File: design/flow/run.sh
#!/bin/bash
# the make line also repeats each setting of config.mk as NAME=value (left out here)
make -C /OpenROAD-flow-scripts/flow DESIGN_CONFIG=/design/flow/config.mk WORK_HOME=/design/flow/orfs CLKGATE_MAP_FILE= finish
File: design/flow/config.mk
export PLATFORM = sky130hd
export DESIGN_NAME = complex_mean_square
export DESIGN_NICKNAME = complex_mean_square
export VERILOG_FILES = /design/flow/design.v
export SDC_FILE = /design/flow/constraint.sdc
export NUM_CORES = 4
export LEC_CHECK = 0
export CAP_MARGIN = 20
export CELL_PAD_IN_SITES_DETAIL_PLACEMENT = 0
export CORE_MARGIN = 2
export CORE_UTILIZATION = 72
export CTS_CLUSTER_SIZE = 90
export GPL_TIMING_DRIVEN = 1
export HOLD_SLACK_MARGIN = -0.08
export MAX_ROUTING_LAYER = met4
export PLACE_DENSITY_LB_ADDON = 0.02
export SETUP_SLACK_MARGIN = 1.57
export SLEW_MARGIN = 40
export TNS_END_PERCENT = 20
File: design/flow/constraint.sdc
create_clock -name core_clock -period 9.67 [get_ports {i_clk}]
set_input_delay 1.9340 -clock core_clock [delete_from_list [all_inputs] [get_ports {i_clk}]]
set_output_delay 1.9340 -clock core_clock [all_outputs]
set_load 0.01 [all_outputs]
File: design/flow/design.v
module complex_adder_subtractor #(
    parameter WIDTH=32
) (
    input [WIDTH-1:0] a,
    input [WIDTH-1:0] b,
    input addNotSub,
    output reg [WIDTH-1:0] result
);
    always @(*) begin
        if (addNotSub) begin
            result[WIDTH-1:WIDTH/2] = a[WIDTH-1:WIDTH/2] + b[WIDTH-1:WIDTH/2];
            result[WIDTH/2-1:0] = a[WIDTH/2-1:0] + b[WIDTH/2-1:0];
        end else begin
            result[WIDTH-1:WIDTH/2] = a[WIDTH-1:WIDTH/2] - b[WIDTH-1:WIDTH/2];
            result[WIDTH/2-1:0] = a[WIDTH/2-1:0] - b[WIDTH/2-1:0];
        end
    end
endmodule
module complex_multiplier #(
    parameter WIDTH=32
) (
    input [WIDTH-1:0] a,
    input [WIDTH-1:0] b,
    output [2*WIDTH-1:0] result
);
    wire signed [WIDTH-1:0] a_real = { {(WIDTH/2+1){a[WIDTH/2-1]}}, a[WIDTH/2-1:0] };
    wire signed [WIDTH-1:0] b_real = { {(WIDTH/2+1){b[WIDTH/2-1]}}, b[WIDTH/2-1:0] };
    wire signed [WIDTH-1:0] a_img = { {(WIDTH/2+1){a[WIDTH-1]}}, a[WIDTH-1:WIDTH/2] };
    wire signed [WIDTH-1:0] b_img = { {(WIDTH/2+1){b[WIDTH-1]}}, b[WIDTH-1:WIDTH/2] };
    wire signed [WIDTH-1:0] result_real = a_real * b_real - a_img * b_img;
    wire signed [WIDTH-1:0] result_img = a_real * b_img + a_img * b_real;
    assign result[WIDTH-1:0] = result_real;
    assign result[2*WIDTH-1:WIDTH] = result_img;
endmodule
module complex_mean_square (
    input wire i_clk,
    input wire i_arst,
    input wire i_en,
    input wire [2:0] i_log2_samples,
    input wire        i_valid,
    input wire [31:0] i_y,
    input wire [31:0] i_y_hat,
    output reg        o_valid,
    output reg [63:0] o_data
);
    wire [31:0] y_diff_w;
    wire [63:0] sq_diff_complex_w;
    wire        sq_diff_valid_w;
    wire [63:0] sum_res_w;
    wire [8:0]  num_samples_w = 1 << i_log2_samples;
    reg [8:0]  sample_rx_cnt_r;
    reg [8:0]  sample_proc_cnt_r;
    reg [1:0]  state_r, next_state_r;
    localparam S_IDLE      = 2'b00;
    localparam S_INIT      = 2'b01;
    localparam S_COMPUTING = 2'b10;
    localparam S_FINALIZE  = 2'b11;
    complex_adder_subtractor #(.WIDTH(32)) y_difference_module (
        .a(i_y),
        .b(i_y_hat),
        .addNotSub(1'b0),
        .result(y_diff_w)
    );
    complex_multiplier cpow_calculator (
        .a(y_diff_w),
        .b(y_diff_w),
        .result(sq_diff_complex_w)
    );
    assign sq_diff_valid_w = i_valid;
    complex_adder_subtractor #(.WIDTH(64)) square_sum (
        .a(o_data),  
        .b(sq_diff_complex_w),
        .addNotSub(1'b1),
        .result(sum_res_w)
    );
    always @(posedge i_clk or posedge i_arst) begin
        if (i_arst)
            state_r <= S_IDLE;
        else
            state_r <= next_state_r;
    end
    always @(*) begin
        next_state_r = state_r;
        case (state_r)
            S_IDLE:      if (i_en) next_state_r = S_INIT;
            S_INIT:      next_state_r = S_COMPUTING;
            S_COMPUTING: if (sample_rx_cnt_r == num_samples_w && sample_proc_cnt_r == num_samples_w)
                             next_state_r = S_FINALIZE;
            S_FINALIZE:  next_state_r = S_IDLE;
            default:     next_state_r = S_IDLE;
        endcase
    end
    always @(posedge i_clk or posedge i_arst) begin
        if (i_arst) begin
            o_valid           <= 1'b0;
            o_data            <= 64'b0;
            sample_rx_cnt_r   <= 9'b0;
            sample_proc_cnt_r <= 9'b0;
        end else begin
            o_valid <= 1'b0;  
            case (state_r)
                S_INIT: begin
                    o_data            <= 64'b0;
                    sample_rx_cnt_r   <= 9'b0;
                    sample_proc_cnt_r <= 9'b0;
                end
                S_COMPUTING: begin
                    sample_rx_cnt_r <= sample_rx_cnt_r;
                    sample_proc_cnt_r <= sample_proc_cnt_r;
                    if (i_valid && sample_rx_cnt_r < num_samples_w) begin
                        sample_rx_cnt_r <= sample_rx_cnt_r + 1;
                    end
                    if (sq_diff_valid_w && !(sample_proc_cnt_r == num_samples_w)) begin
                        sample_proc_cnt_r <= sample_proc_cnt_r + 1;
                        o_data <= sum_res_w;
                    end
                end
                S_FINALIZE: begin
					o_valid        <= 1'b1;  
					o_data[31:0]   <= $signed(o_data[31:0]) >>> i_log2_samples;
					o_data[63:32]  <= $signed(o_data[63:32]) >>> i_log2_samples;
                end
            endcase
        end
    end
endmodule
==> results.ini, run 1 <==
[synthesis]
async_flop_share_pct = 100.0
top_area_cell = fa_1
fp_nets = 5284
yosys.area_share.xor_xnor_pct = 3.597
mux_share_pct = 3.716
yosys_cells = 4072
ys_top_cells_by_area = fa_1 45%, ha_1 11%, inv_1 9.8%
ys_sh_simple_pct = 11.34
synth.cell_area_sq_mm = 0.03687
synth-adder-area-share_pct = 55.50
synth-main-ff-cell = dfrtp_1
yosys_warnings = 3
syn_avg_cell_area_sq_um = 9.055
postSynthCellCount = 4072
compound_area_share_pct = 8.379
top_cell_area_share_pct = 44.74
postSynthSeqShare_pct = 5.908
yosys.cell_types.count = 78
synth-area-yosys_sq_mm = 0.03687
synth-edff-count = 0
top_cell = inv_1
common_cells = 965 x inv_1, 824 x fa_1, 418 x nor2_1
ys.flops = 87
top_logic_kind = adder cells

[min_path]
hold_start = state_r[0]
min_path_type = reg -> reg
min_delay_path_depth = 2
hold_end = state_r[0]

[setup_path]
critPathMaxStageDelay_ns = 0.56
path_depth = 44
crit_path_start = i_y_hat[1]
endpoint_kind = flop
cp_slowest_cell = or4_4
path_class = in -> reg
crit_required_ns = 9.93
crit_family = adder cells
r2r_cells = 21
critPathMaxFanout = 6
path_common_cell = fa_1
cp-start-kind = input port
r2r_start = o_data[11]
regToRegEndpoint = o_data[31]
cp.arrival_ns = 11.72
cp_num_buf_inv = 10
rrSetupSlack_ns = 2.63
worstSetupEndpoint = o_data[63]

[run]
warnings = 45
drv_cap = 0

[route]
drt-total-wl_um = 140900
vias = 35770
drt-pass1-iter-count = 22
viasPerCell = 6.564
postRouteAntennaNets = 0
drc_errors = 0
first_iter_violations = 5068
post_drt_wl_per_cell_um = 25.86

[place]
io_buffers = 135
gp_congestion = 1.045
dp_hpwl_um = 100000
dpl_cell_area_sq_mm = 0.04405

[sta]
setup_viol = 39
max_freq_mhz = 87.22
period_needed_ns = 11.47
fin_ws_ns = -1.795
grt_setup_unrepaired = yes
fin_setup_tns_ns = -41.11
fin_crit_sh_pct = 118.6
finalHoldViolCount = 0
drv_slew = 0
relSlewSlack_pct = 41.73
worst_pin_slew_ns = 0.8649
finalClockSkew_ns = 0.02096

[die]
coreArea_sq_mm = 0.05038
fp.dieW_um = 230.3
top_level_ports = 136
rows = 82
die_h_um = 230.3
fp_util_pct = 73.19
die_area_sq_mm = 0.05304

[cts]
cts_buffers = 9
clk_latency_ns = 0.39
htree_levels = 3
cts_tree = yes
clk_pin_slew_ns = 0.10
clock_path_buffers = 2
cts.sinks = 87
root_buffer = clkbuf_16

[final_layout]
fillers = 2069
syn_to_final_growth_pct = 24.67
final_core_util_pct = 91.25
nNetsFinal = 5973
final_area_sq_mm = 0.04597

[outcome]
check.faults = setup timing
status = finished with violations

[grt]
grt_pass1_wl_um = 201900
grtUsageTotal_pct = 52.08
antenna_found_initial = 8
gr-total-overflow = 0
grt_max_degree = 72
grt_pass1_vias = 37820

## layout make-up
class	count	area, sq um	share of cell area, %
antenna	11	27.53	0.05988
clock buffer	9	225.2	0.4899
clock inverter	7	86.33	0.1878
inverter	980	3724	8.100
multi-input combinational	2860	31940	69.49
sequential	87	2181	4.744
tap	672	840.8	1.829
timing repair buffer	823	6940	15.10
## per-stage QoR
step	std cells	hold WS [ns]	setup slack, ns
2_1_floorplan	4072	0.3927	-1.193
3_3_place_gp	5369	0.4635	-2.043
3_5_place_dp	5369	0.4664	-2.292
4_1_cts	5415	0.4790	-1.263
5_1_grt	5449	0.5256	-2.146
6_report	5449	0.4756	-1.795
## metal layers
| metal | up-vias | global-route usage, % | share of wire [%] |
|---|---|---|---|
| li1 | 13860 | - | - |
| met1 | 16940 | 56.50 | 30 |
| met2 | 3373 | 79.70 | 44 |
| met3 | 1600 | 16.20 | 14 |
| met4 | 0 | 40.89 | 12 |
| met5 | - | - | 0 |
## repair_timing
item | in CTS | in global routing
endpoints found under the setup margin | 52 | 53
setup buffers | 30 | 23
resized | 176 | 135
hold buffers | 0 | 0
pin swaps | 161 | 133
==> run 2: changes to the inputs <==
ABC_AREA = 1   (was default)
CTS_CLUSTER_SIZE = 15   (was 90)
HOLD_SLACK_MARGIN = default   (was -0.08)
MAX_ROUTING_LAYER = default   (was met4)
SETUP_SLACK_MARGIN = 1.75   (was 1.57)
clock period = 7.04 ns   (was 9.67 ns; I/O delays follow)
==> run 2 against run 1 <==
Compared with the run above:
- the flow now stops in global routing (5_1_grt)
- synthesized cell count rose by 18%
- area after synthesis rose by 3.3%
- die size rose by 3.2%
==> results.ini, run 2 <==
[place]
dpl_cell_area_sq_mm = 0.04582
dp_hpwl_um = 122200
gp_congestion = 1.071
dpl_worst_slack_ns = -3.338
io_buffers = 135

[synthesis]
top_cell = inv_1
synth-adder-area-share_pct = 53.75
ys_sh_simple_pct = 17.51
fp_nets = 6034
top_logic_kind = adder cells
synth-edff-count = 0
ys_top_cells_by_area = fa_1 43%, inv_1 12%, ha_1 10%
top_area_cell = fa_1
yosys_warnings = 3
mux_share_pct = 0.1052
compound_area_share_pct = 7.529
postSynthSeqShare_pct = 5.722
postSynthCellCount = 4822
yosys.area_share.xor_xnor_pct = 1.863
top_cell_area_share_pct = 43.33
synth.cell_area_sq_mm = 0.03807
synth-area-yosys_sq_mm = 0.03807
yosys.cell_types.count = 54
syn_avg_cell_area_sq_um = 7.895
ys.flops = 87
async_flop_share_pct = 100.0
synth-main-ff-cell = dfrtp_1
yosys_cells = 4822
common_cells = 1175 x inv_1, 868 x nand2_1, 824 x fa_1

[grt]
grtUsageTotal_pct = 118.4
gr-total-overflow = 11940

[die]
die_area_sq_mm = 0.05473
top_level_ports = 136
fp.dieW_um = 233.9
coreArea_sq_mm = 0.05245
rows = 84
die_h_um = 233.9
fp_util_pct = 72.59

[cts]
root_buffer = clkbuf_16
cts.sinks = 87
clock_path_buffers = 2
htree_levels = 3
cts_buffers = 9

[outcome]
haltStage = global routing (5_1_grt)
toolErrorMsg = [ERROR GRT-0116] Global routing finished with congestion. Check the congestion regions in the DRC Viewer.
status = aborted with a tool error

## run 2: stage by stage
stage / setup TNS, ns / hold WS, ns / std cells
floorplan: -68.20 / 0.3519 / 4822
global placement: -136.59 / 0.4572 / 6224
detailed placement: -147.62 / 0.4611 / 6225
CTS: -90.48 / 0.4748 / 6324
## run 2: metal layers
metal	GRT overflow	global-route usage [%]
met1	5377	136.9
met2	3575	119.1
met3	1845	113.5
met4	932	84.14
met5	214	104.6
## run 2: what timing repair did
action | in CTS
buffers inserted | 84
cloned | 0
endpoints found under the setup margin | 57
pin swaps | 256
hold buffers | 0
hold endpoints to repair | 0
resized | 602
==> run 3: changes to the inputs <==
ABC_AREA = default   (was 1)
CTS_CLUSTER_SIZE = 49   (was 15)
HOLD_SLACK_MARGIN = -0.09   (was default)
PLACE_DENSITY = 0.65   (was default)
PLACE_DENSITY_LB_ADDON = default   (was 0.02)
SETUP_SLACK_MARGIN = -0.55   (was 1.75)
SLEW_MARGIN = 10   (was 40)
TNS_END_PERCENT = 90   (was 20)
clock period = 9.51 ns   (was 7.04 ns; I/O delays follow)
==> run 3 against run 2 <==
Compared with the run above:
- the layout now fails its checks (setup timing)
- die size fell by 3.1%
- area after synthesis fell by 3.2%
- synthesized cell count shrank 16%
==> results.ini, run 3 <==
[setup_path]
path_class = in -> reg
cp.arrival_ns = 12.19
cp_num_buf_inv = 10
cp_slowest_cell = fa_1
crit_required_ns = 9.76
regToRegEndpoint = o_data[25]
endpoint_kind = flop
crit_family = adder cells
path_common_cell = fa_1
worstSetupEndpoint = o_data[25]
critPathMaxFanout = 9
path_depth = 36
crit_path_start = i_y_hat[2]
r2r_start = o_data[8]
r2r_cells = 23
cp-start-kind = input port
critPathMaxStageDelay_ns = 0.94
rrSetupSlack_ns = 2.74

[synthesis]
top_cell_area_share_pct = 44.74
ys_top_cells_by_area = fa_1 45%, ha_1 11%, inv_1 9.8%
synth-area-yosys_sq_mm = 0.03687
postSynthSeqShare_pct = 5.908
synth-adder-area-share_pct = 55.50
syn_avg_cell_area_sq_um = 9.055
yosys_cells = 4072
top_area_cell = fa_1
common_cells = 965 x inv_1, 824 x fa_1, 418 x nor2_1
mux_share_pct = 3.716
ys_sh_simple_pct = 11.34
postSynthCellCount = 4072
synth-edff-count = 0
fp_nets = 5284
yosys.area_share.xor_xnor_pct = 3.597
synth-main-ff-cell = dfrtp_1
top_cell = inv_1
yosys_warnings = 3
top_logic_kind = adder cells
async_flop_share_pct = 100.0
synth.cell_area_sq_mm = 0.03687
ys.flops = 87
yosys.cell_types.count = 78
compound_area_share_pct = 8.379

[die]
top_level_ports = 136
fp.dieW_um = 230.3
coreArea_sq_mm = 0.05038
die_h_um = 230.3
die_area_sq_mm = 0.05304
fp_util_pct = 73.19
rows = 82

[place]
dp_hpwl_um = 97620
io_buffers = 135
dpl_worst_slack_ns = -2.444
gp_congestion = 1.005

[min_path]
min_path_type = reg -> reg
hold_end = state_r[0]
min_delay_path_depth = 2
hold_start = state_r[0]

[final_layout]
fillers = 2325
seq_area_sq_mm = 0.002181
comb_area_sq_mm = 0.03171
syn_to_final_growth_pct = 23.18
nNetsFinal = 5956
final_core_util_pct = 90.16

[sta]
setup_viol = 44
drv_slew = 0
whs_ns = 0.4786
fin_ws_ns = -2.426
finalHoldViolCount = 0
max_freq_mhz = 83.78
period_needed_ns = 11.94
finalClockSkew_ns = 0.02283
relSlewSlack_pct = 23.23
fin_crit_sh_pct = 125.5
worst_pin_slew_ns = 1.152
grt_setup_unrepaired = yes

[route]
vias = 33940
postRouteAntennaNets = 0
drt-pass1-iter-count = 10
drt-total-wl_um = 128500
post_drt_wl_per_cell_um = 23.68
viasPerCell = 6.253
first_iter_violations = 3576
drc_errors = 0

[cts]
clk_latency_ns = 0.39
cts.sinks = 87
clk_pin_slew_ns = 0.09
root_buffer = clkbuf_16
cts_buffers = 9
clock_path_buffers = 2
htree_levels = 3
cts_tree = yes
holdBufCountCts = 0

[grt]
grt_pass1_vias = 36810
grtUsageTotal_pct = 48.10
gr-total-overflow = 0
grt_pass1_wl_um = 193500
antenna_found_initial = 10
grt_max_degree = 61

[outcome]
status = finished with violations
check.faults = setup timing

[run]
drv_cap = 0
warnings = 48

run 3: layout make-up:
class                   count  share of cell area (%)
multi-input cells        2860                   69.82
repair buffers            806                   14.62
inverters                 980                   8.176
flip-flops and latches     87                   4.802
well taps                 672                   1.851
clock buffers               9                  0.4959
clock inverters             7                  0.1901
diodes                      7                 0.03857
run 3: metrics by stage:
stage | TNS [ns] | instances | area [sq um]
after floorplan | -24.16 | 4072 | 37390
after global routing | -68.51 | 5422 | 45400
after global placement | -68.26 | 5368 | 43970
after CTS | -39.27 | 5406 | 44900
after detailed placement | -75.12 | 5369 | 43980
final | -60.17 | 5428 | 45420
run 3: timing repair:
item	CTS	global route
setup buffers	23	18
setup endpoints to repair	40	42
resized	100	83
pin swaps	75	114
run 3: layer usage:
metal	wire length (um)	vias up	global-route usage (%)
met5	101	-	0.2757
met1	40840	16460	55.68
met3	15970	1040	13.24
met2	58330	2621	77.48
met4	13300	8	34.52
li1	-	13810	-
==> run 4: changes to the inputs <==
CAP_MARGIN = 10   (was 20)
CELL_PAD_IN_SITES_DETAIL_PLACEMENT = default   (was 0)
CTS_CLUSTER_DIAMETER = 166   (was default)
CTS_CLUSTER_SIZE = 99   (was 49)
GPL_TIMING_DRIVEN = default   (was 1)
HOLD_SLACK_MARGIN = default   (was -0.09)
PLACE_DENSITY = default   (was 0.65)
SETUP_SLACK_MARGIN = default   (was -0.55)
SLEW_MARGIN = 20   (was 10)
TNS_END_PERCENT = 5   (was 90)
clock period = 8.94 ns   (was 9.51 ns; I/O delays follow)
==> run 4 against run 3 <==
Compared with the run above:
- the layout still fails its checks (setup timing)
- critical path type unchanged
- via count down 2.6%
- highest routed layer is now met4
- area after synthesis unchanged
- flip-flop count unchanged
- cell area about the same
- largest cell class unchanged
- first-iteration DRC count up 3.7%
- critical path depth up 11
- setup slack better by 0.42 ns
- clock skew down 0.00057 ns
- sequential share of layout area about the same
- critical endpoint is now o_data[63]
- synthesized cell count unchanged
==> results.ini, run 4 <==
[synthesis]
common_cells = 965 x inv_1, 824 x fa_1, 418 x nor2_1
yosys_warnings = 3
yosys_cells = 4072
postSynthCellCount = 4072
fp_nets = 5284
ys_sh_simple_pct = 11.34
top_cell_area_share_pct = 44.74
ys.flops = 87
synth.cell_area_sq_mm = 0.03687
postSynthSeqShare_pct = 5.908
ys_top_cells_by_area = fa_1 45%, ha_1 11%, inv_1 9.8%
async_flop_share_pct = 100.0
synth-edff-count = 0
synth-area-yosys_sq_mm = 0.03687
compound_area_share_pct = 8.379
synth-adder-area-share_pct = 55.50
synth-main-ff-cell = dfrtp_1
yosys.cell_types.count = 78
syn_avg_cell_area_sq_um = 9.055
top_cell = inv_1
mux_share_pct = 3.716
top_area_cell = fa_1
top_logic_kind = adder cells
yosys.area_share.xor_xnor_pct = 3.597

[grt]
grtUsageTotal_pct = 46.43
grt_pass1_vias = 36370
grt_pass1_wl_um = 188200
grt_max_degree = 66
gr-total-overflow = 0
antenna_found_initial = 0

[run]
warnings = 47
drv_cap = 0

[min_path]
hold_end = state_r[0]
hold_start = state_r[0]
min_delay_path_depth = 2
min_path_type = reg -> reg

[setup_path]
cp.arrival_ns = 11.20
path_depth = 47
endpoint_kind = flop
r2r_cells = 24
worstSetupEndpoint = o_data[63]
path_common_cell = buf_4
crit_family = adder cells
path_class = in -> reg
cp_num_buf_inv = 16
r2r_start = o_data[10]
rrSetupSlack_ns = 2.36
crit_required_ns = 9.20
cp-start-kind = input port
cp_slowest_cell = or4_4
critPathMaxStageDelay_ns = 0.52
critPathMaxFanout = 5
crit_path_start = i_y_hat[1]
regToRegEndpoint = o_data[24]

[place]
io_buffers = 135
dpl_cell_area_sq_mm = 0.04387
dp_hpwl_um = 94790
gp_congestion = 0.9806

[outcome]
check.faults = setup timing
status = finished with violations

[die]
die_area_sq_mm = 0.05304
die_h_um = 230.3
coreArea_sq_mm = 0.05038
top_level_ports = 136
fp_util_pct = 73.19
rows = 82
fp.dieW_um = 230.3

[sta]
setup_viol = 45
whs_ns = 0.4826
relSlewSlack_pct = 33.60
fin_ws_ns = -2.009
finalClockSkew_ns = 0.02225
period_needed_ns = 10.95
fin_crit_sh_pct = 122.5
finalHoldViolCount = 0
grt_setup_unrepaired = yes
max_freq_mhz = 91.33
drv_slew = 0
worst_pin_slew_ns = 0.9960

[route]
post_drt_wl_per_cell_um = 22.16
drc_errors = 0
drt-total-wl_um = 120800
first_iter_violations = 3709
vias = 33070
postRouteAntennaNets = 0
viasPerCell = 6.068
drt-pass1-iter-count = 13

[final_layout]
nNetsFinal = 5983
fillers = 2294
final_area_sq_mm = 0.04545
syn_to_final_growth_pct = 23.28

[cts]
htree_levels = 3
clock_path_buffers = 2
root_buffer = clkbuf_16
clk_pin_slew_ns = 0.09
holdBufCountCts = 0
clk_latency_ns = 0.40
cts_buffers = 9
cts_tree = yes
cts.sinks = 87

-- run 4: final cells by class --
cell class	instances	area [sq um]	share of cell area, %
clock buffer	9	225.2	0.4955
timing repair buffer	833	6918	15.22
clock inverter	7	78.83	0.1734
multi-input combinational	2860	31500	69.30
antenna	2	5.005	0.01101
tap	672	840.8	1.850
inverter	980	3707	8.156
sequential	87	2181	4.798
-- run 4: repair_timing --
action / 4_1_cts / 5_1_grt
gates resized: 160 / 96
setup endpoints to repair: 46 / 47
pin swaps: 132 / 62
buffers inserted: 37 / 10
-- run 4: routing by layer --
metal	vias to the layer above	share of wire (%)	global-route usage [%]
met5	-	0	0
met4	0	9.1	31.98
met3	766	11	10.62
met2	2301	48	76.25
met1	16160	32	54.51
li1	13840	-	-
-- run 4: metrics by stage --
step	setup slack (ns)	setup TNS (ns)	cells	util [%]
after floorplan	-1.883	-50.68	4072	-
after global placement	-2.683	-86.17	5385	87.08
after detailed placement	-2.894	-93.04	5385	87.08
after CTS	-1.779	-50.45	5438	89.31
after global routing	-2.387	-74.57	5448	90.22
final	-2.009	-61.09	5450	90.23
==> run 5: changes to the inputs <==
ABC_AREA = 1   (was default)
CAP_MARGIN = 40   (was 10)
CELL_PAD_IN_SITES_DETAIL_PLACEMENT = 0   (was default)
CTS_CLUSTER_DIAMETER = default   (was 166)
CTS_CLUSTER_SIZE = 15   (was 99)
GPL_TIMING_DRIVEN = 1   (was default)
HOLD_SLACK_MARGIN = 0.29   (was default)
PLACE_DENSITY_LB_ADDON = 0.02   (was default)
SETUP_SLACK_MARGIN = 1.57   (was default)
SLEW_MARGIN = 40   (was 20)
TNS_END_PERCENT = 20   (was 5)
clock period = 5.18 ns   (was 8.94 ns; I/O delays follow)
==> run 5 against run 4 <==
Compared with the run above:
- the run now fails in global routing (5_1_grt)
- synthesized cell count rose by 18%
- area after synthesis rose by 3.3%
- die size rose by 3.2%
==> results.ini, run 5 <==
[synthesis]
compound_area_share_pct = 7.529
top_cell_area_share_pct = 43.33
synth-adder-area-share_pct = 53.75
yosys.cell_types.count = 54
postSynthSeqShare_pct = 5.722
yosys_warnings = 3
synth-main-ff-cell = dfrtp_1
async_flop_share_pct = 100.0
yosys.area_share.xor_xnor_pct = 1.863
top_logic_kind = adder cells
fp_nets = 6034
synth-edff-count = 0
syn_avg_cell_area_sq_um = 7.895
synth.cell_area_sq_mm = 0.03807
ys.flops = 87
postSynthCellCount = 4822
ys_top_cells_by_area = fa_1 43%, inv_1 12%, ha_1 10%
top_area_cell = fa_1
ys_sh_simple_pct = 17.51
mux_share_pct = 0.1052
top_cell = inv_1
synth-area-yosys_sq_mm = 0.03807
yosys_cells = 4822
common_cells = 1175 x inv_1, 868 x nand2_1, 824 x fa_1

[cts]
cts.sinks = 87
clock_path_buffers = 2
cts_buffers = 9
htree_levels = 3
root_buffer = clkbuf_16

[die]
top_level_ports = 136
die_h_um = 233.9
fp.dieW_um = 233.9
fp_util_pct = 72.59
die_area_sq_mm = 0.05473
rows = 84
coreArea_sq_mm = 0.05245

[outcome]
toolErrorMsg = [ERROR GRT-0116] Global routing finished with congestion. Check the congestion regions in the DRC Viewer.
status = aborted with a tool error
haltStage = global routing (5_1_grt)

[place]
io_buffers = 135
dpl_cell_area_sq_mm = 0.04601
dp_hpwl_um = 121800
gp_congestion = 1.027

[grt]
gr-total-overflow = 617
grtUsageTotal_pct = 87.30

-- run 5: per-stage QoR --
stage | std cells | util, % | setup slack, ns | hold slack (ns)
detailed placement | 6247 | 87.72 | -4.812 | 0.4602
global placement | 6247 | 87.71 | -4.437 | 0.4561
floorplan | 4822 | - | -3.273 | 0.3519
CTS | 6308 | 91.63 | -3.945 | 0.4721
-- run 5: timing repair --
item,CTS
endpoints found under the hold margin,0
gates cloned,1
setup endpoints to repair,61
pin swaps,113
setup buffers,44
hold buffers,0
resized,357
-- run 5: layer usage --
metal,GRT usage (%),GRT overflow
met1,84.42,50
met2,99.32,328
met3,79.57,41
met4,87.58,189
met5,57.68,9
==> run 6: changes to the inputs <==
CAP_MARGIN = 20   (was 40)
CELL_PAD_IN_SITES_DETAIL_PLACEMENT = default   (was 0)
CORE_UTILIZATION = 68   (was 72)
CTS_CLUSTER_DIAMETER = 391   (was default)
CTS_CLUSTER_SIZE = 98   (was 15)
GPL_TIMING_DRIVEN = default   (was 1)
HOLD_SLACK_MARGIN = default   (was 0.29)
PLACE_DENSITY = 0.4   (was default)
PLACE_DENSITY_LB_ADDON = default   (was 0.02)
SETUP_SLACK_MARGIN = 1.43   (was 1.57)
SLEW_MARGIN = 20   (was 40)
TNS_END_PERCENT = 10   (was 20)
clock period = 5.26 ns   (was 5.18 ns; I/O delays follow)
==> run 6 against run 5 <==
Compared with the run above:
- area after synthesis did not move
- die size up 5.8%
- synthesized cell count stayed put
- the run again fails in global routing (5_1_grt)
==> results.ini, run 6 <==
[synthesis]
syn_avg_cell_area_sq_um = 7.895
synth-area-yosys_sq_mm = 0.03807
ys_top_cells_by_area = fa_1 43%, inv_1 12%, ha_1 10%
top_cell = inv_1
postSynthCellCount = 4822
yosys_warnings = 3
yosys.cell_types.count = 54
synth-adder-area-share_pct = 53.75
postSynthSeqShare_pct = 5.722
top_cell_area_share_pct = 43.33
top_logic_kind = adder cells
compound_area_share_pct = 7.529
async_flop_share_pct = 100.0
common_cells = 1175 x inv_1, 868 x nand2_1, 824 x fa_1
yosys_cells = 4822
yosys.area_share.xor_xnor_pct = 1.863
ys.flops = 87
ys_sh_simple_pct = 17.51
fp_nets = 6034
synth-edff-count = 0
top_area_cell = fa_1
synth-main-ff-cell = dfrtp_1
synth.cell_area_sq_mm = 0.03807
mux_share_pct = 0.1052

[grt]
grtUsageTotal_pct = 78.90
gr-total-overflow = 282

[die]
fp.dieW_um = 240.6
die_area_sq_mm = 0.05789
die_h_um = 240.6
rows = 86
coreArea_sq_mm = 0.05520
top_level_ports = 136
fp_util_pct = 68.97

[place]
io_buffers = 135
gp_congestion = 1.029
dpl_cell_area_sq_mm = 0.04591
dp_hpwl_um = 113500

[cts]
root_buffer = clkbuf_16
cts_buffers = 9
cts.sinks = 87
clock_path_buffers = 2
htree_levels = 3

[outcome]
toolErrorMsg = [ERROR GRT-0116] Global routing finished with congestion. Check the congestion regions in the DRC Viewer.
status = aborted with a tool error
haltStage = global routing (5_1_grt)

[run 6: routing by layer]
metal | GRT usage, % | overflow
met1 | 78.81 | 32
met2 | 93.72 | 140
met3 | 67.99 | 21
met4 | 71.82 | 78
met5 | 49.07 | 11
[run 6: what timing repair did]
| action | CTS |
|---|---|
| pin swaps | 265 |
| hold buffers | 0 |
| buffers inserted | 66 |
| gates resized | 537 |
| cloned | 2 |
| setup endpoints to repair | 61 |
[run 6: metrics by stage]
stage,instances,utilization (%),setup slack (ns)
2_1_floorplan,4822,-,-3.209
4_1_cts,6371,88.27,-3.622
3_5_place_dp,6287,83.17,-4.558
3_3_place_gp,6287,83.17,-4.365
==> run 7: changes to the inputs <==
ABC_AREA = default   (was 1)
CAP_MARGIN = 10   (was 20)
CORE_UTILIZATION = 72   (was 68)
CTS_CLUSTER_DIAMETER = 166   (was 391)
CTS_CLUSTER_SIZE = 99   (was 98)
PLACE_DENSITY = 0.37   (was 0.4)
SETUP_SLACK_MARGIN = -0.68   (was 1.43)
TNS_END_PERCENT = 5   (was 10)
clock period = 7.35 ns   (was 5.26 ns; I/O delays follow)
==> run 7 against run 6 <==
Compared with the run above:
- the layout now fails its checks (setup timing)
- synthesized cell count decreased by 16%
- die size is 8.4% lower
- area after synthesis shrank 3.2%
==> results.ini, run 7 <==
[outcome]
status = finished with violations
check.faults = setup timing

[die]
coreArea_sq_mm = 0.05038
die_area_sq_mm = 0.05304
die_h_um = 230.3
rows = 82
top_level_ports = 136
fp_util_pct = 73.19
fp.dieW_um = 230.3

[setup_path]
crit_family = adder cells
endpoint_kind = flop
path_common_cell = fa_1
worstSetupEndpoint = o_data[29]
regToRegEndpoint = o_data[29]
path_class = in -> reg
path_depth = 37
cp_num_buf_inv = 9
critPathMaxFanout = 4
critPathMaxStageDelay_ns = 0.59
r2r_cells = 22
r2r_start = o_data[10]
cp-start-kind = input port
rrSetupSlack_ns = 0.55
cp_slowest_cell = fa_2
crit_path_start = i_y_hat[1]
crit_required_ns = 7.63
cp.arrival_ns = 11.35

[synthesis]
ys.flops = 87
synth.cell_area_sq_mm = 0.03687
top_cell_area_share_pct = 44.74
yosys_cells = 4072
common_cells = 965 x inv_1, 824 x fa_1, 418 x nor2_1
synth-edff-count = 0
yosys.cell_types.count = 78
top_area_cell = fa_1
synth-adder-area-share_pct = 55.50
ys_top_cells_by_area = fa_1 45%, ha_1 11%, inv_1 9.8%
postSynthCellCount = 4072
synth-main-ff-cell = dfrtp_1
postSynthSeqShare_pct = 5.908
fp_nets = 5284
ys_sh_simple_pct = 11.34
async_flop_share_pct = 100.0
syn_avg_cell_area_sq_um = 9.055
compound_area_share_pct = 8.379
mux_share_pct = 3.716
top_logic_kind = adder cells
yosys_warnings = 3
synth-area-yosys_sq_mm = 0.03687
top_cell = inv_1
yosys.area_share.xor_xnor_pct = 3.597

[cts]
cts.sinks = 87
root_buffer = clkbuf_16
htree_levels = 3
clk_pin_slew_ns = 0.09
cts_tree = yes
holdBufCountCts = 0
clock_path_buffers = 2
clk_latency_ns = 0.39
cts_buffers = 9

[place]
gp_congestion = 1.002
dpl_cell_area_sq_mm = 0.04398
dpl_worst_slack_ns = -4.076
dp_hpwl_um = 95960
io_buffers = 135

[sta]
max_freq_mhz = 90.35
worst_pin_slew_ns = 0.9202
fin_ws_ns = -3.718
whs_ns = 0.5050
grt_setup_unrepaired = yes
setup_viol = 52
relSlewSlack_pct = 38.65
period_needed_ns = 11.07
finalHoldViolCount = 0
finalClockSkew_ns = 0.01506
drv_slew = 0
fin_crit_sh_pct = 150.6

[grt]
grt_pass1_wl_um = 186800
grtUsageTotal_pct = 46.17
antenna_found_initial = 2
gr-total-overflow = 0
grt_pass1_vias = 36230
grt_max_degree = 69

[route]
drt-pass1-iter-count = 6
drc_errors = 0
post_drt_wl_per_cell_um = 21.66
viasPerCell = 6.001
first_iter_violations = 2975
drt-total-wl_um = 117500
postRouteAntennaNets = 0
vias = 32570

[final_layout]
fillers = 2436
syn_to_final_growth_pct = 22.23
final_core_util_pct = 89.46
final_area_sq_mm = 0.04507
nNetsFinal = 5961

[min_path]
hold_start = state_r[0]
min_path_type = reg -> reg
hold_end = state_r[0]
min_delay_path_depth = 2

[run]
drv_cap = 0
warnings = 47

-- run 7: timing repair --
action	in CTS	in global routing
gates resized	84	76
buffers inserted	8	9
pin swaps	50	69
endpoints found under the setup margin	50	51
-- run 7: cell type report --
type | count | area [sq um] | area share [%]
antenna | 2 | 5.005 | 0.01110
clock buffer | 9 | 225.2 | 0.4997
clock inverter | 7 | 83.83 | 0.1860
inverter | 980 | 3692 | 8.193
multi-input combinational | 2860 | 31310 | 69.46
sequential | 87 | 2181 | 4.839
tap | 672 | 840.8 | 1.866
timing repair buffer | 811 | 6735 | 14.94
-- run 7: metrics by stage --
stage	setup TNS, ns	instances
after global routing	-149.54	5426
after floorplan	-111.37	4072
final	-134.27	5428
after detailed placement	-156.32	5397
after CTS	-127.17	5420
after global placement	-149.24	5397
-- run 7: layer usage --
layer	up-vias	global-route usage (%)	wire length, um
li1	13820	-	-
met1	16010	53.03	38340
met2	2022	75.05	55500
met3	715	12.00	12830
met4	2	33.85	10850
met5	-	0	24
==> run 8: changes to the inputs <==
CAP_MARGIN = 20   (was 10)
CORE_UTILIZATION = 40   (was 72)
CTS_CLUSTER_DIAMETER = default   (was 166)
CTS_CLUSTER_SIZE = default   (was 99)
PLACE_DENSITY = default   (was 0.37)
SETUP_SLACK_MARGIN = default   (was -0.68)
TNS_END_PERCENT = default   (was 5)
clock period = 18.3 ns   (was 7.35 ns; I/O delays follow)
==> run 8 against run 7 <==
Compared with the run above:
- die size grew 78%
- first-iteration DRC count fell by 40%
- register-to-register slack improved by 11 ns
- final cell count is 2.0% lower
- now clean on timing, DRC and antenna
- non-clock buffer count fell by 618
==> results.ini, run 8 <==
[outcome]
status = finished clean

[grt]
grt_max_degree = 72
antenna_found_initial = 0
grt_pass1_wl_um = 172200
grt_pass1_vias = 29800
gr-total-overflow = 0
grtUsageTotal_pct = 23.55

[route]
post_drt_wl_per_cell_um = 20.02
drc_errors = 0
diodes = 0
drt-pass1-iter-count = 6
postRouteAntennaNets = 0
vias = 27590
viasPerCell = 5.183
drt-total-wl_um = 106500
first_iter_violations = 1772

[sta]
finalHoldViolCount = 0
setup_viol = 0
max_freq_mhz = 66.28
relSlewSlack_pct = 28.08
grt_setup_unrepaired = no
fin_crit_sh_pct = 82.44
drv_slew = 0
period_needed_ns = 15.09
finalClockSkew_ns = 0.02185
worst_pin_slew_ns = 1.067
fin_setup_tns_ns = 0

[setup_path]
worstSetupEndpoint = o_data[62]
regToRegEndpoint = o_data[30]
crit_family = AND-OR/OR-AND gates
path_depth = 42
crit_required_ns = 18.61
r2r_cells = 19
path_class = in -> reg
cp_num_buf_inv = 8
cp.arrival_ns = 15.40
crit_path_start = i_y_hat[0]
cp_slowest_cell = clkinv_1
r2r_start = o_data[15]
endpoint_kind = flop
rrSetupSlack_ns = 11.19
critPathMaxStageDelay_ns = 0.68
cp-start-kind = input port
critPathMaxFanout = 20

[synthesis]
ys_top_cells_by_area = fa_1 45%, ha_1 11%, inv_1 9.8%
synth-area-yosys_sq_mm = 0.03687
syn_avg_cell_area_sq_um = 9.055
yosys.cell_types.count = 78
ys.flops = 87
yosys.area_share.xor_xnor_pct = 3.597
top_area_cell = fa_1
mux_share_pct = 3.716
common_cells = 965 x inv_1, 824 x fa_1, 418 x nor2_1
top_cell_area_share_pct = 44.74
async_flop_share_pct = 100.0
compound_area_share_pct = 8.379
postSynthSeqShare_pct = 5.908
synth-main-ff-cell = dfrtp_1
postSynthCellCount = 4072
top_cell = inv_1
top_logic_kind = adder cells
yosys_warnings = 3
synth-edff-count = 0
yosys_cells = 4072
ys_sh_simple_pct = 11.34
synth-adder-area-share_pct = 55.50
fp_nets = 5284
synth.cell_area_sq_mm = 0.03687

[final_layout]
fillers = 8957
nNetsFinal = 5343
final_core_util_pct = 43.71
syn_to_final_growth_pct = 8.491

[run]
drv_cap = 0
warnings = 42

[place]
gp_congestion = 0.8941
dp_hpwl_um = 86750
io_buffers = 135

[cts]
holdBufCountCts = 0
cts.sinks = 87
post_cts_resized = 0
post_cts_buffers = 0
clk_latency_ns = 0.40
cts_tree = yes
cts_buffers = 9
clk_pin_slew_ns = 0.08
clock_path_buffers = 2
root_buffer = clkbuf_16
htree_levels = 3

[min_path]
hold_end = state_r[0]
min_delay_path_depth = 2
min_path_type = reg -> reg
hold_start = state_r[0]

[die]
coreArea_sq_mm = 0.09152
fp.dieW_um = 307.6
fp_util_pct = 40.28
top_level_ports = 136
die_h_um = 307.6
die_area_sq_mm = 0.09462
rows = 111

## run 8: area by class of cell
class	instances	area [sq um]	area share, %
timing repair buffer	193	1777	4.442
inverter	980	3682	9.205
clock buffer	10	229.0	0.5724
clock inverter	6	51.30	0.1282
tap	1186	1484	3.710
sequential	87	2181	5.452
multi-input combinational	2860	30600	76.49
## run 8: per-layer routing
metal | vias to the layer above | global-route usage (%) | wire, um
met5 | - | 0 | 0
met4 | 0 | 7.453 | 3637
met3 | 168 | 3.173 | 5842
met2 | 800 | 38.92 | 50700
met1 | 14050 | 32.07 | 46350
li1 | 12570 | - | -
## run 8: stage by stage
step           hold WS, ns  instances  cell area, sq um  worst slack (ns)
2_1_floorplan       0.3927       4072             36870             5.073
4_1_cts             0.4763       5322             40000             3.194
3_5_place_dp        0.4637       5306             39720             2.848
3_3_place_gp        0.4548       5306             39710             2.919
6_report            0.4713       5322             40000             3.213
5_1_grt             0.4924       5322             40000             2.416
==> run 9: changes to the inputs <==
ABC_AREA = 1   (was default)
CELL_PAD_IN_SITES_DETAIL_PLACEMENT = 2   (was default)
CORE_MARGIN = 9   (was 2)
GPL_ROUTABILITY_DRIVEN = 1   (was default)
MAX_ROUTING_LAYER = met4   (was default)
MIN_ROUTING_LAYER = met2   (was default)
PLACE_DENSITY_LB_ADDON = 0.09   (was default)
SETUP_SLACK_MARGIN = 1.52   (was default)
SLEW_MARGIN = 15   (was 20)
TNS_END_PERCENT = 25   (was default)
clock period = 13.5 ns   (was 18.3 ns; I/O delays follow)
==> run 9 against run 8 <==
Compared with the run above:
- still clean on timing, DRC and antenna
- register-to-register slack got worse by 4.3 ns
- first-iteration DRC count rose to 5.2 times the previous value
- clock-buffer cell count fell by 1
- non-clock buffer count rose by 64
- wire length rose by 60%
- synthesized cell count rose by 18%
- critical path depth fell by 1
- sequential share of layout area fell by 0.32 points
- hold slack improved by 0.0079 ns
- die size rose by 13%
- flip-flop count did not move
- global-route usage rose by 25 points
- critical path type unchanged
==> results.ini, run 9 <==
[route]
vias = 47260
drc_errors = 0
first_iter_violations = 9237
postRouteAntennaNets = 0
viasPerCell = 7.576
drt-pass1-iter-count = 9
drt-total-wl_um = 170100
post_drt_wl_per_cell_um = 27.26

[synthesis]
yosys.area_share.xor_xnor_pct = 1.863
mux_share_pct = 0.1052
ys_sh_simple_pct = 17.51
synth.cell_area_sq_mm = 0.03807
async_flop_share_pct = 100.0
ys.flops = 87
synth-main-ff-cell = dfrtp_1
syn_avg_cell_area_sq_um = 7.895
ys_top_cells_by_area = fa_1 43%, inv_1 12%, ha_1 10%
common_cells = 1175 x inv_1, 868 x nand2_1, 824 x fa_1
yosys_warnings = 3
postSynthSeqShare_pct = 5.722
yosys.cell_types.count = 54
top_logic_kind = adder cells
top_cell_area_share_pct = 43.33
synth-area-yosys_sq_mm = 0.03807
compound_area_share_pct = 7.529
postSynthCellCount = 4822
yosys_cells = 4822
top_cell = inv_1
synth-edff-count = 0
top_area_cell = fa_1
fp_nets = 6034
synth-adder-area-share_pct = 53.75

[grt]
antenna_found_initial = 6
grt_max_degree = 95
gr-total-overflow = 0
grt_pass1_vias = 56810
grt_pass1_wl_um = 249900
grtUsageTotal_pct = 48.17

[cts]
clk_latency_ns = 0.41
cts.sinks = 87
clock_path_buffers = 2
root_buffer = clkbuf_16
holdBufCountCts = 0
clk_pin_slew_ns = 0.08
cts_buffers = 9
htree_levels = 3
cts_tree = yes

[place]
dpl_cell_area_sq_mm = 0.04096
dp_hpwl_um = 131900
gp_congestion = 1.013
io_buffers = 135

[die]
fp_util_pct = 40.55
coreArea_sq_mm = 0.09389
fp.dieW_um = 326.5
die_h_um = 326.5
top_level_ports = 136
rows = 112
die_area_sq_mm = 0.1066

[final_layout]
seq_area_sq_mm = 0.002180
comb_area_sq_mm = 0.03133
syn_to_final_growth_pct = 11.48
nNetsFinal = 6147
fillers = 10670
final_area_sq_mm = 0.04244

[setup_path]
crit_path_start = i_y_hat[3]
r2r_cells = 21
critPathMaxStageDelay_ns = 0.54
cp_slowest_cell = fa_1
path_depth = 41
rrSetupSlack_ns = 6.90
regToRegEndpoint = o_data[24]
cp-start-kind = input port
cp.arrival_ns = 12.21
cp_num_buf_inv = 10
path_class = in -> reg
worstSetupEndpoint = o_data[53]
critPathMaxFanout = 18
r2r_start = o_data[15]
endpoint_kind = flop
crit_required_ns = 13.74
crit_family = adder cells

[sta]
setup_viol = 0
fin_setup_tns_ns = 0
max_freq_mhz = 83.48
finalClockSkew_ns = 0.01938
drv_slew = 0
relSlewSlack_pct = 25.78
worst_pin_slew_ns = 1.112
finalHoldViolCount = 0
period_needed_ns = 11.98
fin_crit_sh_pct = 88.73
grt_setup_unrepaired = yes

[outcome]
status = finished clean

[min_path]
min_delay_path_depth = 2
hold_start = state_r[0]
min_path_type = reg -> reg
hold_end = state_r[0]

[run]
warnings = 45
drv_cap = 0

run 9: area by class of cell:
cell class	instances	area share (%)
clock inverter	7	0.2241
tap	1254	3.697
sequential	87	5.136
timing repair buffer	257	5.684
antenna	44	0.2594
multi-input combinational	3391	73.81
inverter	1189	10.66
clock buffer	9	0.5307
run 9: stage by stage:
step	std cells	util, %	hold slack, ns	setup slack (ns)
floorplan	4822	-	0.3519	2.688
global placement	6136	43.62	0.4577	0.5047
global route	6219	45.15	0.5250	1.275
CTS	6159	44.11	0.4849	1.524
finish	6238	45.20	0.4792	1.521
detailed placement	6137	43.63	0.4720	0.3569
run 9: what timing repair did:
action | in CTS | in global routing
gates cloned | 0 | 1
gates resized | 21 | 149
setup endpoints to repair | 16 | 38
pin swaps | 2 | 20
setup buffers | 6 | 33
run 9: metal layers:
layer | routed length (um) | share of wire, % | GRT usage [%] | vias up
li1 | - | - | - | 14610
met1 | 0 | 0 | - | 16430
met2 | 84470 | 50 | 56.71 | 14230
met3 | 64980 | 38 | 59.24 | 1987
met4 | 20620 | 12 | 12.15 | 0
met5 | 0 | 0 | - | -
==> run 10: changes to the inputs <==
CAP_MARGIN = 25   (was 20)
CORE_ASPECT_RATIO = 0.54   (was default)
CORE_UTILIZATION = 31   (was 40)
GPL_ROUTABILITY_DRIVEN = 0   (was 1)
GPL_TIMING_DRIVEN = 1   (was default)
HOLD_SLACK_MARGIN = 0.04   (was default)
MIN_ROUTING_LAYER = met1   (was met2)
PLACE_DENSITY_LB_ADDON = 0.02   (was 0.09)
SETUP_SLACK_MARGIN = default   (was 1.52)
SLEW_MARGIN = 40   (was 15)
TNS_END_PERCENT = 80   (was 25)
clock period = 7.64 ns   (was 13.5 ns; I/O delays follow)
==> run 10 against run 9 <==
Compared with the run above:
- the layout now fails its checks (setup timing)
- critical endpoint is now o_data[61]
- clock-buffer cell count unchanged
- sequential share of layout area is 1.1 points lower
- largest cell class unchanged
- global-route usage is 21 points lower
- hold slack improved by 0.0042 ns
- final cell count rose by 19%
- flip-flop count unchanged
- first-iteration DRC count shrank 76%
==> results.ini, run 10 <==
[synthesis]
syn_avg_cell_area_sq_um = 7.895
top_logic_kind = adder cells
synth-main-ff-cell = dfrtp_1
synth.cell_area_sq_mm = 0.03807
ys_top_cells_by_area = fa_1 43%, inv_1 12%, ha_1 10%
yosys.area_share.xor_xnor_pct = 1.863
common_cells = 1175 x inv_1, 868 x nand2_1, 824 x fa_1
yosys_warnings = 3
ys_sh_simple_pct = 17.51
top_cell = inv_1
yosys.cell_types.count = 54
ys.flops = 87
synth-area-yosys_sq_mm = 0.03807
postSynthCellCount = 4822
top_area_cell = fa_1
top_cell_area_share_pct = 43.33
mux_share_pct = 0.1052
yosys_cells = 4822
synth-adder-area-share_pct = 53.75
async_flop_share_pct = 100.0
postSynthSeqShare_pct = 5.722
fp_nets = 6034
compound_area_share_pct = 7.529
synth-edff-count = 0

[route]
post_drt_wl_per_cell_um = 24.82
drt-pass1-iter-count = 6
first_iter_violations = 2246
viasPerCell = 4.924
drt-total-wl_um = 184200
postRouteAntennaNets = 0
drc_errors = 0
vias = 36540

[sta]
fin_setup_tns_ns = -78.67
setup_viol = 52
worst_pin_slew_ns = 0.8206
relSlewSlack_pct = 45.29
fin_ws_ns = -2.162
max_freq_mhz = 102.0
grt_setup_unrepaired = yes
fin_crit_sh_pct = 128.3
finalClockSkew_ns = 0.02396
finalHoldViolCount = 0
period_needed_ns = 9.802
drv_slew = 0

[setup_path]
cp.arrival_ns = 10.14
cp_slowest_cell = fa_2
path_depth = 45
r2r_start = o_data[10]
worstSetupEndpoint = o_data[61]
regToRegEndpoint = o_data[24]
r2r_cells = 24
critPathMaxStageDelay_ns = 0.59
endpoint_kind = flop
crit_required_ns = 7.98
cp-start-kind = input port
rrSetupSlack_ns = 1.70
critPathMaxFanout = 5
crit_family = adder cells
cp_num_buf_inv = 13
path_class = in -> reg
crit_path_start = i_y_hat[22]

[final_layout]
final_core_util_pct = 44.77
syn_to_final_growth_pct = 41.76
nNetsFinal = 7006

[run]
drv_cap = 0
warnings = 45

[cts]
cts_buffers = 9
clk_pin_slew_ns = 0.09
clock_path_buffers = 2
holdBufCountCts = 0
root_buffer = clkbuf_16
clk_latency_ns = 0.40
htree_levels = 3
cts.sinks = 87
cts_tree = yes

[min_path]
min_delay_path_depth = 2
hold_end = state_r[0]
min_path_type = reg -> reg
hold_start = state_r[0]

[grt]
gr-total-overflow = 0
grt_pass1_vias = 40890
antenna_found_initial = 11
grt_max_degree = 95
grt_pass1_wl_um = 267400
grtUsageTotal_pct = 26.70

[die]
coreArea_sq_mm = 0.1206
fp_util_pct = 31.58
top_level_ports = 136
fp.dieW_um = 494.9
die_area_sq_mm = 0.1364
die_h_um = 275.5
rows = 93

[outcome]
status = finished with violations
check.faults = setup timing

[place]
dp_hpwl_um = 151700
io_buffers = 135

==> run 10: metrics by stage <==
step	cells	hold WS, ns	cell area, sq um	setup WS, ns
detailed placement	7228	0.4685	48630	-3.018
floorplan	4822	0.3519	39340	-1.198
global route	7420	0.5155	53970	-2.575
finish	7421	0.4833	53970	-2.162
CTS	7341	0.4829	51810	-1.827
global placement	7228	0.4615	48620	-2.845
==> run 10: per-layer routing <==
| metal | up-vias | global-route usage (%) | routed length, um |
|---|---|---|---|
| met3 | 115 | 8.006 | 14110 |
| li1 | 16380 | - | - |
| met1 | 19200 | 39.21 | 89970 |
| met5 | - | - | 0 |
| met2 | 840 | 36.92 | 77890 |
| met4 | 0 | 3.041 | 2227 |
==> run 10: timing repair <==
item                       CTS  global route
buffers inserted            99            74
setup endpoints to repair   53            53
resized                    585           418
gates cloned                 3             0
pin swaps                  266           311
hold endpoints to repair     0             0
==> run 10: cell type report <==
cell class	count	area (sq um)
diodes	7	17.52
clock buffers	9	225.2
clock inverters	7	78.83
fillers	13220	66580
inverters	1189	4589
multi-input cells	3392	34980
flip-flops and latches	87	2181
well taps	1615	2021
repair buffers	1115	9874
==> run 11: changes to the inputs <==
CAP_MARGIN = 5   (was 25)
CELL_PAD_IN_SITES_DETAIL_PLACEMENT = default   (was 2)
CORE_ASPECT_RATIO = default   (was 0.54)
CORE_MARGIN = 2   (was 9)
CORE_UTILIZATION = 72   (was 31)
CTS_CLUSTER_DIAMETER = 380   (was default)
CTS_CLUSTER_SIZE = 30   (was default)
GPL_ROUTABILITY_DRIVEN = default   (was 0)
GPL_TIMING_DRIVEN = default   (was 1)
HOLD_SLACK_MARGIN = default   (was 0.04)
MAX_ROUTING_LAYER = default   (was met4)
MIN_ROUTING_LAYER = default   (was met1)
PLACE_DENSITY_LB_ADDON = 0.1   (was 0.02)
SETUP_SLACK_MARGIN = 2.37   (was default)
SLEW_MARGIN = 20   (was 40)
TNS_END_PERCENT = default   (was 80)
clock period = 8.01 ns   (was 7.64 ns; I/O delays follow)
==> run 11 against run 10 <==
Compared with the run above:
- the flow now stops in global routing (5_1_grt)
- synthesized cell count did not move
- area after synthesis did not move
- die size fell by 60%
==> results.ini, run 11 <==
[cts]
holdBufCountCts = 0
cts.sinks = 87
clock_path_buffers = 2
root_buffer = clkbuf_16
htree_levels = 3
cts_buffers = 9

[synthesis]
ys_sh_simple_pct = 17.51
top_area_cell = fa_1
compound_area_share_pct = 7.529
top_cell_area_share_pct = 43.33
ys.flops = 87
ys_top_cells_by_area = fa_1 43%, inv_1 12%, ha_1 10%
synth-area-yosys_sq_mm = 0.03807
fp_nets = 6034
synth.cell_area_sq_mm = 0.03807
async_flop_share_pct = 100.0
common_cells = 1175 x inv_1, 868 x nand2_1, 824 x fa_1
synth-adder-area-share_pct = 53.75
top_logic_kind = adder cells
yosys.cell_types.count = 54
yosys_cells = 4822
synth-edff-count = 0
postSynthCellCount = 4822
syn_avg_cell_area_sq_um = 7.895
postSynthSeqShare_pct = 5.722
yosys_warnings = 3
yosys.area_share.xor_xnor_pct = 1.863
mux_share_pct = 0.1052
synth-main-ff-cell = dfrtp_1
top_cell = inv_1

[place]
dp_hpwl_um = 119500
dp_cells = 6191
dpl_cell_area_sq_mm = 0.04655
gp_congestion = 1.047
io_buffers = 135

[die]
die_area_sq_mm = 0.05473
die_h_um = 233.9
top_level_ports = 136
rows = 84
fp_util_pct = 72.59
coreArea_sq_mm = 0.05245
fp.dieW_um = 233.9

[outcome]
haltStage = global routing (5_1_grt)
status = aborted with a tool error
toolErrorMsg = [ERROR GRT-0116] Global routing finished with congestion. Check the congestion regions in the DRC Viewer.

[grt]
grtUsageTotal_pct = 91.65
gr-total-overflow = 1645

==> run 11: stage by stage <==
step | hold WS (ns) | worst slack, ns
after global placement | 0.4600 | -2.135
after detailed placement | 0.4660 | -2.594
after floorplan | 0.3519 | -0.8979
after CTS | 0.4775 | -1.299
==> run 11: layer usage <==
| layer | global-route usage, % | GRT overflow |
|---|---|---|
| met4 | 98.67 | 413 |
| met2 | 108.4 | 1128 |
| met1 | 85.99 | 43 |
| met5 | 56.43 | 6 |
| met3 | 78.39 | 55 |
==> run 11: timing repair <==
action                                  CTS
setup buffers                           116
endpoints found under the setup margin   57
pin swaps                               319
gates resized                           744
gates cloned                              2
==> run 12: changes to the inputs <==
ABC_AREA = default   (was 1)
CAP_MARGIN = 20   (was 5)
CELL_PAD_IN_SITES_DETAIL_PLACEMENT = 0   (was default)
CORE_MARGIN = 9   (was 2)
CORE_UTILIZATION = 57   (was 72)
CTS_CLUSTER_DIAMETER = 94   (was 380)
CTS_CLUSTER_SIZE = default   (was 30)
GPL_TIMING_DRIVEN = 0   (was default)
PLACE_DENSITY = 0.35   (was default)
PLACE_DENSITY_LB_ADDON = default   (was 0.1)
SETUP_SLACK_MARGIN = 1.57   (was 2.37)
SLEW_MARGIN = 5   (was 20)
TNS_END_PERCENT = 20   (was default)
clock period = 7.64 ns   (was 8.01 ns; I/O delays follow)
==> run 12 against run 11 <==
Compared with the run above:
- now fails the layout checks on setup timing
- synthesized cell count shrank 16%
- area after synthesis shrank 3.2%
- die size grew 36%
==> results.ini, run 12 <==
[grt]
antenna_found_initial = 1
grt_pass1_vias = 31560
grtUsageTotal_pct = 34.78
gr-total-overflow = 0
grt_pass1_wl_um = 192500
grt_max_degree = 55

[sta]
drv_slew = 0
finalHoldViolCount = 0
relSlewSlack_pct = 27.82
finalClockSkew_ns = 0.01157
worst_pin_slew_ns = 1.083
max_freq_mhz = 90.57
period_needed_ns = 11.04
setup_viol = 51
whs_ns = 0.4688
fin_ws_ns = -3.401
grt_setup_unrepaired = yes
fin_crit_sh_pct = 144.5

[run]
drv_cap = 0
warnings = 47

[setup_path]
worstSetupEndpoint = o_data[27]
path_depth = 40
cp_slowest_cell = fa_2
path_common_cell = fa_1
path_class = in -> reg
regToRegEndpoint = o_data[27]
crit_required_ns = 7.90
r2r_cells = 22
cp-start-kind = input port
critPathMaxStageDelay_ns = 0.59
endpoint_kind = flop
critPathMaxFanout = 7
cp_num_buf_inv = 10
cp.arrival_ns = 11.30
r2r_start = o_data[15]
crit_path_start = i_y_hat[1]
crit_family = adder cells
rrSetupSlack_ns = 0.78

[synthesis]
common_cells = 965 x inv_1, 824 x fa_1, 418 x nor2_1
yosys_warnings = 3
yosys.area_share.xor_xnor_pct = 3.597
yosys_cells = 4072
synth-edff-count = 0
top_area_cell = fa_1
top_cell = inv_1
mux_share_pct = 3.716
ys_top_cells_by_area = fa_1 45%, ha_1 11%, inv_1 9.8%
synth-main-ff-cell = dfrtp_1
fp_nets = 5284
ys_sh_simple_pct = 11.34
top_logic_kind = adder cells
synth-area-yosys_sq_mm = 0.03687
top_cell_area_share_pct = 44.74
compound_area_share_pct = 8.379
async_flop_share_pct = 100.0
synth.cell_area_sq_mm = 0.03687
syn_avg_cell_area_sq_um = 9.055
postSynthCellCount = 4072
yosys.cell_types.count = 78
postSynthSeqShare_pct = 5.908
ys.flops = 87
synth-adder-area-share_pct = 55.50

[outcome]
status = finished with violations
check.faults = setup timing

[die]
die_h_um = 272.3
top_level_ports = 136
die_area_sq_mm = 0.07416
rows = 92
fp.dieW_um = 272.3
fp_util_pct = 58.03
coreArea_sq_mm = 0.06354

[route]
vias = 30290
maxUsedRoutingLayer = met5
wl_met1_um = 47960
drc_errors = 0
first_iter_violations = 2781
met3WireLength_um = 14360
drt-total-wl_um = 127100
drt-pass1-iter-count = 9
viasPerCell = 5.804
post_drt_wl_per_cell_um = 24.36
postRouteAntennaNets = 0
wl_met2_um = 57480
diodes = 0

[place]
dp_hpwl_um = 101700
io_buffers = 134
gp_congestion = 0.9983

[min_path]
hold_start = state_r[3]
hold_end = o_valid
min_path_type = reg -> reg
min_delay_path_depth = 0

[cts]
clk_pin_slew_ns = 0.07
cts.sinks = 87
root_buffer = clkbuf_16
holdBufCountCts = 0
clk_latency_ns = 0.37
htree_levels = 3
cts_tree = yes
cts_buffers = 9
clock_path_buffers = 2

[final_layout]
syn_to_final_growth_pct = 18.27
fillers = 5266
nNetsFinal = 5580
comb_area_sq_mm = 0.03236
seq_area_sq_mm = 0.002178

run 12: layout make-up:
| cell class | count | area share (%) |
|---|---|---|
| Multi-Input combinational cell | 2860 | 74.20 |
| Inverter | 980 | 8.680 |
| Timing Repair Buffer | 285 | 6.203 |
| Sequential cell | 87 | 4.995 |
| Buffer | 145 | 2.760 |
| Tap cell | 846 | 2.427 |
| Clock buffer | 9 | 0.5165 |
| Clock inverter | 7 | 0.2181 |
run 12: per-stage QoR:
stage | instance area (sq um) | cells | TNS [ns] | setup WS [ns] | util (%)
3_5_place_dp | 39980 | 5062 | -215.94 | -6.110 | 62.92
5_1_grt | 43610 | 5219 | -126.13 | -3.539 | 68.63
4_1_cts | 42990 | 5194 | -105.24 | -3.120 | 67.66
6_report | 43610 | 5219 | -114.24 | -3.401 | 68.63
2_1_floorplan | 37390 | 4072 | -91.10 | -2.817 | -
3_3_place_gp | 39790 | 5052 | -259.07 | -6.526 | 62.62
run 12: repair_timing:
item | in CTS | in global routing
setup buffers | 116 | 25
cloned | 0 | 0
endpoints found under the setup margin | 65 | 60
pin swaps | 163 | 67
gates resized | 464 | 93
run 12: metal layers:
layer | vias up | track usage, %
met1 | 15270 | 45.41
met2 | 1602 | 53.77
met4 | 2 | 15.74
met5 | - | 0
li1 | 13070 | -
met3 | 349 | 9.543
